==> wip/juniper: inputs <==
Design arbiter_puf, start of the top module:
module arbiter_puf #(parameter challenge_size = 8, response_width = 24)
					(input logic [challenge_size-1 : 0] challenge,
					input logic clk, reset,
					output logic [response_width-1 : 0] response);
logic [challenge_size-1 : 0] out_lfsr;
logic [31:0] out_muxchain;
logic temp_out_mux1, temp_out_mux2;
logic out_mux1, out_mux2, en;
logic [7:0] count;
logic temp_comp;
logic [response_width-1 : 0] temp_response;
lfsr #(challenge_size) lfsr1(.clk(clk), .en_lfsr(en), .reset(reset), .in_lfsr(challenge), .out_lfsr(out_lfsr));
logic [7:0] out_chain0, out_chain1;
chain c0 (.in(en), .clk(clk), .reset(reset), .challenge(out_lfsr), .out_chain(out_chain0));
chain c1 (.in(en), .clk(clk), .reset(reset), .challenge(out_lfsr), .out_chain(out_chain1));
assign out_muxchain[7:0] = out_chain0;
assign out_muxchain[15:8] = out_chain1;
assign out_muxchain[31:16] = '0;
  ...
make LEC_CHECK=0 ABC_AREA=1 CAP_MARGIN=20 CORE_ASPECT_RATIO=1.43 CORE_MARGIN=2 CORE_UTILIZATION=72 CTS_CLUSTER_SIZE=11 PLACE_DENSITY=0.39 SETUP_SLACK_MARGIN=0.64 SLEW_MARGIN=40 TNS_END_PERCENT=10 finish   # period 2.2 ns
run.sh (not shown) runs the stock make flow with config.mk's settings and CLKGATE_MAP_FILE=.
==> wip/harbor: changes against wip/juniper <==
- ABC_AREA: 1 -> not set
- CORE_ASPECT_RATIO: 1.43 -> not set
- CORE_UTILIZATION: 72 -> 40
- CTS_CLUSTER_SIZE: 11 -> not set
- PLACE_DENSITY: 0.39 -> not set
- SETUP_SLACK_MARGIN: 0.64 -> 1.11
- SLEW_MARGIN: 40 -> 20
- TNS_END_PERCENT: 10 -> not set
==> flow/constraint.sdc (replaced) <==
create_clock -name core_clock -period 3.86 [get_ports {clk}]
set_input_delay 0.7720 -clock core_clock [delete_from_list [all_inputs] [get_ports {clk}]]
set_output_delay 0.7720 -clock core_clock [all_outputs]
set_load 0.01 [all_outputs]
==> wip/amber: changes against wip/juniper <==
- ABC_AREA: 1 -> not set
- CORE_ASPECT_RATIO: 1.43 -> not set
- CTS_CLUSTER_SIZE: 11 -> not set
- PLACE_DENSITY: 0.39 -> not set
- PLACE_DENSITY_LB_ADDON: not set -> 0.0
- SETUP_SLACK_MARGIN: 0.64 -> 0.74
- SLEW_MARGIN: 40 -> 20
- TNS_END_PERCENT: 10 -> not set
==> flow/constraint.sdc (replaced) <==
create_clock -name core_clock -period 2.58 [get_ports {clk}]
set_input_delay 0.5160 -clock core_clock [delete_from_list [all_inputs] [get_ports {clk}]]
set_output_delay 0.5160 -clock core_clock [all_outputs]
set_load 0.01 [all_outputs]
==> comparison <==
Synthesized cell count is the same in wip/harbor and wip/amber. Wire length, highest first: wip/juniper, wip/harbor, wip/amber. The highest register-to-register slack belongs to wip/harbor, the lowest to wip/juniper. The lowest count of clock-buffer cells in the layout belongs to wip/juniper, the highest to wip/harbor. Sequential share of layout area: wip/harbor < wip/amber < wip/juniper. Sequential cell count is the same in wip/amber and wip/harbor.
==> figures <==
                                                                                   wip/harbor     wip/juniper       wip/amber
Layout buffering overhead excluding clock cells                                       0.00625          0.0120          0.0102
Wire length of the first global-routing pass                                        541000 um       560000 um       543000 um
Synth Net Count                                                                         14227           14543           14227
Combinational power share                                                               0.013           0.024           0.016
Compound-cell area share of the yosys netlist                                        0.000468         0.00616        0.000468
Result of the run                                                              finished clean  finished clean  finished clean
Final critical-path setup slack                                                       1.25 ns        0.335 ns        0.559 ns
Portion of the clock cycle consumed by the worst path in the final layout               0.677           0.848           0.783
Top cell type's share of synthesized area                                               0.521           0.520           0.521
Yosys cell count                                                                        14215           14531           14215
Basic-gate share of the synthesized area counting and, or, nand and nor cells         0.00315         0.00399         0.00315
Setup repair after global routing missed its margin                                     false            true            true
Final std cells w/o fill                                                                20966           18309           18228
Met2 usage in global routing                                                            0.214           0.468           0.418

========
==> branch nickel <==
arbiter_puf again, from the RTL that the note above started with.
==> flow/config.mk <==
export PLATFORM = sky130hd
export DESIGN_NAME = arbiter_puf
export DESIGN_NICKNAME = arbiter_puf
export VERILOG_FILES = /design/flow/design.v
export SDC_FILE = /design/flow/constraint.sdc
export NUM_CORES = 4
export LEC_CHECK = 0
export CAP_MARGIN = 35
export CELL_PAD_IN_SITES_DETAIL_PLACEMENT = 0
export CELL_PAD_IN_SITES_GLOBAL_PLACEMENT = 1
export CORE_MARGIN = 5
export CORE_UTILIZATION = 46
export CTS_CLUSTER_SIZE = 70
export GPL_TIMING_DRIVEN = 1
export MAX_ROUTING_LAYER = met5
export MIN_ROUTING_LAYER = met2
export SETUP_SLACK_MARGIN = -0.25
export SLEW_MARGIN = 20
==> flow/constraint.sdc <==
create_clock -name core_clock -period 6.32 [get_ports {clk}]
set_input_delay 1.2640 -clock core_clock [delete_from_list [all_inputs] [get_ports {clk}]]
set_output_delay 1.2640 -clock core_clock [all_outputs]
set_load 0.01 [all_outputs]
==> branch amber: changes against branch nickel <==
- CAP_MARGIN: 35 -> 20
- CELL_PAD_IN_SITES_GLOBAL_PLACEMENT: 1 -> 0
- CORE_MARGIN: 5 -> 2
- CORE_UTILIZATION: 46 -> 72
- MIN_ROUTING_LAYER: met2 -> met1
- PLACE_DENSITY_LB_ADDON: unset -> 0.0
- SETUP_SLACK_MARGIN: -0.25 -> 0.67
==> flow/constraint.sdc (replaced) <==
create_clock -name core_clock -period 2.25 [get_ports {clk}]
set_input_delay 0.4500 -clock core_clock [delete_from_list [all_inputs] [get_ports {clk}]]
set_output_delay 0.4500 -clock core_clock [all_outputs]
set_load 0.01 [all_outputs]
==> branch onyx: changes against branch nickel <==
- ABC_AREA: unset -> 1
- CELL_PAD_IN_SITES_GLOBAL_PLACEMENT: 1 -> 0
- CORE_UTILIZATION: 46 -> 72
- CTS_CLUSTER_SIZE: 70 -> 58
- MIN_ROUTING_LAYER: met2 -> met1
- SETUP_SLACK_MARGIN: -0.25 -> unset
==> flow/constraint.sdc (replaced) <==
create_clock -name core_clock -period 5.07 [get_ports {clk}]
set_input_delay 1.0140 -clock core_clock [delete_from_list [all_inputs] [get_ports {clk}]]
set_output_delay 1.0140 -clock core_clock [all_outputs]
set_load 0.01 [all_outputs]
==> notes.org <==
#+TITLE: Implementation results

** Clock tree
- In this run, post-CTS hold repair placed 0 buffers.
- The CTS report gives the tree buffer count as 394.

** Status
- The run finished with no timing, DRC or antenna violations.

** Global routing
- Antenna violations before repair :: 5

** Placement
- The HPWL after detailed placement is 218,900 um.

** Floorplanning
- Core ar. :: about 260,000 sq um

** Final timing
- RSZ-0062 raised after global routing :: no

** Synth
- After synthesis, the share of cell area in mux cells is 0.

** Pwr
- The script computed a power per unit cell area of 299.5 nW/um^2.
That was branch onyx.
==> notes.org <==
#+TITLE: Implementation results

** Routing
- Per the detail_route report, vias per standard cell equal between 6 and 7.

** Floorplanning
- The core region is 410,200 sq um.

** Pwr
- The flow reported a cell area power density of 246.3 nW/um^2.
- Ranked by power, first place goes to the clock network.

** Clock tree
- Num CTS Buffers :: around 440
- Buffers inserted to repair hold after CTS numbered 0.

** Status
- The run finished with no timing, DRC or antenna violations.

** Final timing
- Setup repair after global routing left no endpoint under its margin.
That was branch nickel.
==> notes.org <==
#+TITLE: Implementation results

** Global routing
- Antenna violations before repair :: 7

** Clock tree
- Post-cts hold-fix buffer tally :: 1
- CTS added clock buffers totalling between 300 and 400.

** Pwr
- In this run the power density over the cells is around 660 nW/um^2.

** Status
- The flow ran to the end and the layout has no timing, DRC or antenna violations.

** Final timing
- RSZ-0062 raised after global routing :: yes

** Placement
- DP Wirelength :: roughly 220,000 um
That was branch amber.

========
==> trial 46: inputs <==
Starting RTL as in the previous note.
Settings: LEC_CHECK=0, CAP_MARGIN=20, CORE_MARGIN=2, CORE_UTILIZATION=61, CTS_CLUSTER_DIAMETER=397, MAX_ROUTING_LAYER=met4, SETUP_SLACK_MARGIN=0.93, SLEW_MARGIN=20, TNS_END_PERCENT=5; clock period 3.76 ns.
==> build 65 (differences from trial 46) <==
- CORE_UTILIZATION: 61 -> 29
- CTS_CLUSTER_DIAMETER: 397 -> default
- MAX_ROUTING_LAYER: met4 -> default
- SETUP_SLACK_MARGIN: 0.93 -> default
- TNS_END_PERCENT: 5 -> default
==> flow/constraint.sdc (replaced) <==
create_clock -name core_clock -period 3.86 [get_ports {clk}]
set_input_delay 0.7720 -clock core_clock [delete_from_list [all_inputs] [get_ports {clk}]]
set_output_delay 0.7720 -clock core_clock [all_outputs]
set_load 0.01 [all_outputs]
==> impl_metrics.yaml <==
# generated from flow reports
clock_tree:
  cts_buffers: 413
  ctsHoldBuffers: 0
status:
  outcome: "finished clean"
final_timing:
  max_freq_mhz: 386.6
  tightestPinTransition_ns: 1.058
hold_path:
  min_path_type: "in -> async"
cells_and_area:
  sh_comb_area_pct: 41.60
critical_path:
  r2r-end: "c1.c8.d0.q"
detailed_routing:
  drt_wl_total_mm: 311.2
power_and_ir_drop:
  power_leader: "sequential cells"
the above is filed under trial 46

==> impl_metrics.yaml <==
# generated from flow reports
clock_tree:
  cts_buffers: 430
  ctsHoldBuffers: 1
  ctsResizeCount: 0
  htreeDepth: 5
final_timing:
  tightestPinTransition_ns: 1.016
  max_freq_mhz: 347.0
  slew_viol_final: 0
hold_path:
  min_path_type: "in -> reg"
flow_run:
  drv_cap: 0
status:
  outcome: "finished clean"
critical_path:
  crit_chain: "clkdlybuf4s50_1"
  r2r-end: "c0.c2.d0.q"
  crit_arrival_ns: 2.11
power_and_ir_drop:
  power_leader: "the clock network"
detailed_routing:
  drt_wl_total_mm: 319.8
cells_and_area:
  sh_comb_area_pct: 40.49
the above is filed under build 65


========
==> trial 9 <==
arbiter_puf again, from the RTL that the note above started with.
clock: 6.32 ns
lec_check: 0
cap_margin: 35
cell_pad_in_sites_detail_placement: 0
cell_pad_in_sites_global_placement: 3
core_margin: 5
core_utilization: 46
cts_cluster_size: 20
gpl_routability_driven: 0
gpl_timing_driven: 1
hold_slack_margin: 0.06
max_routing_layer: met4
min_routing_layer: met1
place_density: 0.73
slew_margin: 10
==> build 56 (differences from trial 9) <==
ABC_AREA = 0   (was unset)
CELL_PAD_IN_SITES_GLOBAL_PLACEMENT = 0   (was 3)
CORE_MARGIN = 2   (was 5)
CORE_UTILIZATION = 72   (was 46)
CTS_CLUSTER_SIZE = 58   (was 20)
GPL_ROUTABILITY_DRIVEN = unset   (was 0)
HOLD_SLACK_MARGIN = unset   (was 0.06)
MAX_ROUTING_LAYER = met5   (was met4)
PLACE_DENSITY = unset   (was 0.73)
SETUP_SLACK_MARGIN = -0.08   (was unset)
SLEW_MARGIN = 20   (was 10)
==> flow/constraint.sdc (replaced) <==
create_clock -name core_clock -period 5.07 [get_ports {clk}]
set_input_delay 1.0140 -clock core_clock [delete_from_list [all_inputs] [get_ports {clk}]]
set_output_delay 1.0140 -clock core_clock [all_outputs]
set_load 0.01 [all_outputs]
==> build 78 (differences from trial 9) <==
CAP_MARGIN = 20   (was 35)
CELL_PAD_IN_SITES_DETAIL_PLACEMENT = unset   (was 0)
CELL_PAD_IN_SITES_GLOBAL_PLACEMENT = unset   (was 3)
CORE_MARGIN = 2   (was 5)
CORE_UTILIZATION = 40   (was 46)
CTS_CLUSTER_SIZE = unset   (was 20)
GPL_ROUTABILITY_DRIVEN = unset   (was 0)
GPL_TIMING_DRIVEN = unset   (was 1)
HOLD_SLACK_MARGIN = unset   (was 0.06)
MAX_ROUTING_LAYER = unset   (was met4)
MIN_ROUTING_LAYER = unset   (was met1)
PLACE_DENSITY = unset   (was 0.73)
SLEW_MARGIN = 20   (was 10)
==> flow/constraint.sdc (replaced) <==
create_clock -name core_clock -period 5.89 [get_ports {clk}]
set_input_delay 1.1780 -clock core_clock [delete_from_list [all_inputs] [get_ports {clk}]]
set_output_delay 1.1780 -clock core_clock [all_outputs]
set_load 0.01 [all_outputs]
==> trial 24 (differences from trial 9) <==
CELL_PAD_IN_SITES_GLOBAL_PLACEMENT = 0   (was 3)
CORE_UTILIZATION = 72   (was 46)
CTS_CLUSTER_SIZE = 70   (was 20)
GPL_ROUTABILITY_DRIVEN = unset   (was 0)
HOLD_SLACK_MARGIN = unset   (was 0.06)
MAX_ROUTING_LAYER = met5   (was met4)
PLACE_DENSITY = unset   (was 0.73)
SETUP_SLACK_MARGIN = 0.67   (was unset)
SLEW_MARGIN = 20   (was 10)
==> flow/constraint.sdc (replaced) <==
create_clock -name core_clock -period 2.25 [get_ports {clk}]
set_input_delay 0.4500 -clock core_clock [delete_from_list [all_inputs] [get_ports {clk}]]
set_output_delay 0.4500 -clock core_clock [all_outputs]
set_load 0.01 [all_outputs]
==> summary.log <==
[floorplan] die height 693 um
[place] pre-CTS worst setup slack 2.95 ns
[floorplan] Die X-Extent 693 um
[worst_setup_path] number of buffer and inverter instances along the worst setup path 1
[status] run status complete, no violations
[worst_setup_path] Levels on crit path 1
[global_route] total routing usage reported by global routing 0.136
[worst_setup_path] startpoint of the worst setup timing path response[4]
[power] Worst IR Drop VDD 217 uV
[power] Psw 11.8 mW
[routing] # diodes 4
the above is filed under build 78

==> summary.log <==
[status] run status complete, no violations
[worst_setup_path] startpoint of the worst setup timing path en
[floorplan] die height 523 um
[worst_setup_path] Levels on crit path 5
[routing] # diodes 4
[worst_setup_path] number of buffer and inverter instances along the worst setup path 2
[place] pre-CTS worst setup slack 0.178 ns
the above is filed under trial 24

==> summary.log <==
[status] run status complete, no violations
[place] pre-CTS worst setup slack 2.33 ns
[worst_setup_path] startpoint of the worst setup timing path response[20]
[power] Psw 12.7 mW
[power] Worst IR Drop VDD 298 uV
[floorplan] Die X-Extent 517 um
[global_route] total routing usage reported by global routing 0.240
[floorplan] die height 517 um
[worst_setup_path] number of buffer and inverter instances along the worst setup path 1
the above is filed under build 56

==> summary.log <==
[floorplan] Die X-Extent 652 um
[power] Psw 10.9 mW
[status] run status complete, no violations
[worst_setup_path] Levels on crit path 1
[worst_setup_path] startpoint of the worst setup timing path response[2]
[place] pre-CTS worst setup slack 3.17 ns
the above is filed under trial 9


========
==> run a: inputs <==
Starting RTL as in the previous note.
==> flow/config.mk <==
export PLATFORM = sky130hd
export DESIGN_NAME = arbiter_puf
export DESIGN_NICKNAME = arbiter_puf
export VERILOG_FILES = /design/flow/design.v
export SDC_FILE = /design/flow/constraint.sdc
export NUM_CORES = 4
export LEC_CHECK = 0
export CAP_MARGIN = 40
export CELL_PAD_IN_SITES_DETAIL_PLACEMENT = 0
export CELL_PAD_IN_SITES_GLOBAL_PLACEMENT = 2
export CORE_ASPECT_RATIO = 1.83
export CORE_MARGIN = 5
export CORE_UTILIZATION = 69
export CTS_CLUSTER_DIAMETER = 194
export GPL_TIMING_DRIVEN = 0
export MAX_ROUTING_LAYER = met4
export PLACE_DENSITY = 0.58
export SETUP_SLACK_MARGIN = 1.43
export SLEW_MARGIN = 20
export TNS_END_PERCENT = 45
==> flow/constraint.sdc <==
create_clock -name core_clock -period 5.22 [get_ports {clk}]
set_input_delay 1.0440 -clock core_clock [delete_from_list [all_inputs] [get_ports {clk}]]
set_output_delay 1.0440 -clock core_clock [all_outputs]
set_load 0.01 [all_outputs]
==> run b: changes against run a <==
==> flow/config.mk (replaced) <==
export PLATFORM = sky130hd
export DESIGN_NAME = arbiter_puf
export DESIGN_NICKNAME = arbiter_puf
export VERILOG_FILES = /design/flow/design.v
export SDC_FILE = /design/flow/constraint.sdc
export NUM_CORES = 4
export LEC_CHECK = 0
export CAP_MARGIN = 20
export CORE_MARGIN = 2
export CORE_UTILIZATION = 59
export SETUP_SLACK_MARGIN = 0.97
export SLEW_MARGIN = 20
==> flow/constraint.sdc (replaced) <==
create_clock -name core_clock -period 3.76 [get_ports {clk}]
set_input_delay 0.7520 -clock core_clock [delete_from_list [all_inputs] [get_ports {clk}]]
set_output_delay 0.7520 -clock core_clock [all_outputs]
set_load 0.01 [all_outputs]
==> run c: changes against run a <==
==> flow/config.mk (replaced) <==
export PLATFORM = sky130hd
export DESIGN_NAME = arbiter_puf
export DESIGN_NICKNAME = arbiter_puf
export VERILOG_FILES = /design/flow/design.v
export SDC_FILE = /design/flow/constraint.sdc
export NUM_CORES = 4
export LEC_CHECK = 0
export ABC_AREA = 1
export CAP_MARGIN = 20
export CORE_MARGIN = 2
export CORE_UTILIZATION = 72
export CTS_CLUSTER_DIAMETER = 227
export SLEW_MARGIN = 20
==> flow/constraint.sdc (replaced) <==
create_clock -name core_clock -period 2.15 [get_ports {clk}]
set_input_delay 0.4300 -clock core_clock [delete_from_list [all_inputs] [get_ports {clk}]]
set_output_delay 0.4300 -clock core_clock [all_outputs]
set_load 0.01 [all_outputs]
==> notes <==
- Run b finished with timing, DRC and antenna clean. Run a never finished: it broke off in global placement without I/O (3_1_place_gp_skip_io) (GPL-0301). Run c went through all stages and came out clean.
- Critical path depth is the same in run c and run b.
- Between run b and run a, the lower die size is in run a (gap 14%, measured against run a).
- In run c the sequential share of layout area is higher than in run b, by 0.37 points.
- In run c the utilization is higher than in run b, by 14 points.
- In run b the sequential power is lower than in run c, by 43%.
- In run c the clock skew is higher than in run b, by 0.0060 ns.
- Of run c and run a, run c has the higher area after synthesis (gap about 0.24%, measured against run a).
- Against run b, the setup slack of run c is worse by 1.0 ns.
- Of run b and run c, run c has the higher global-route usage (gap 5.3 points).
Power is estimated from default activity; no workload was simulated.
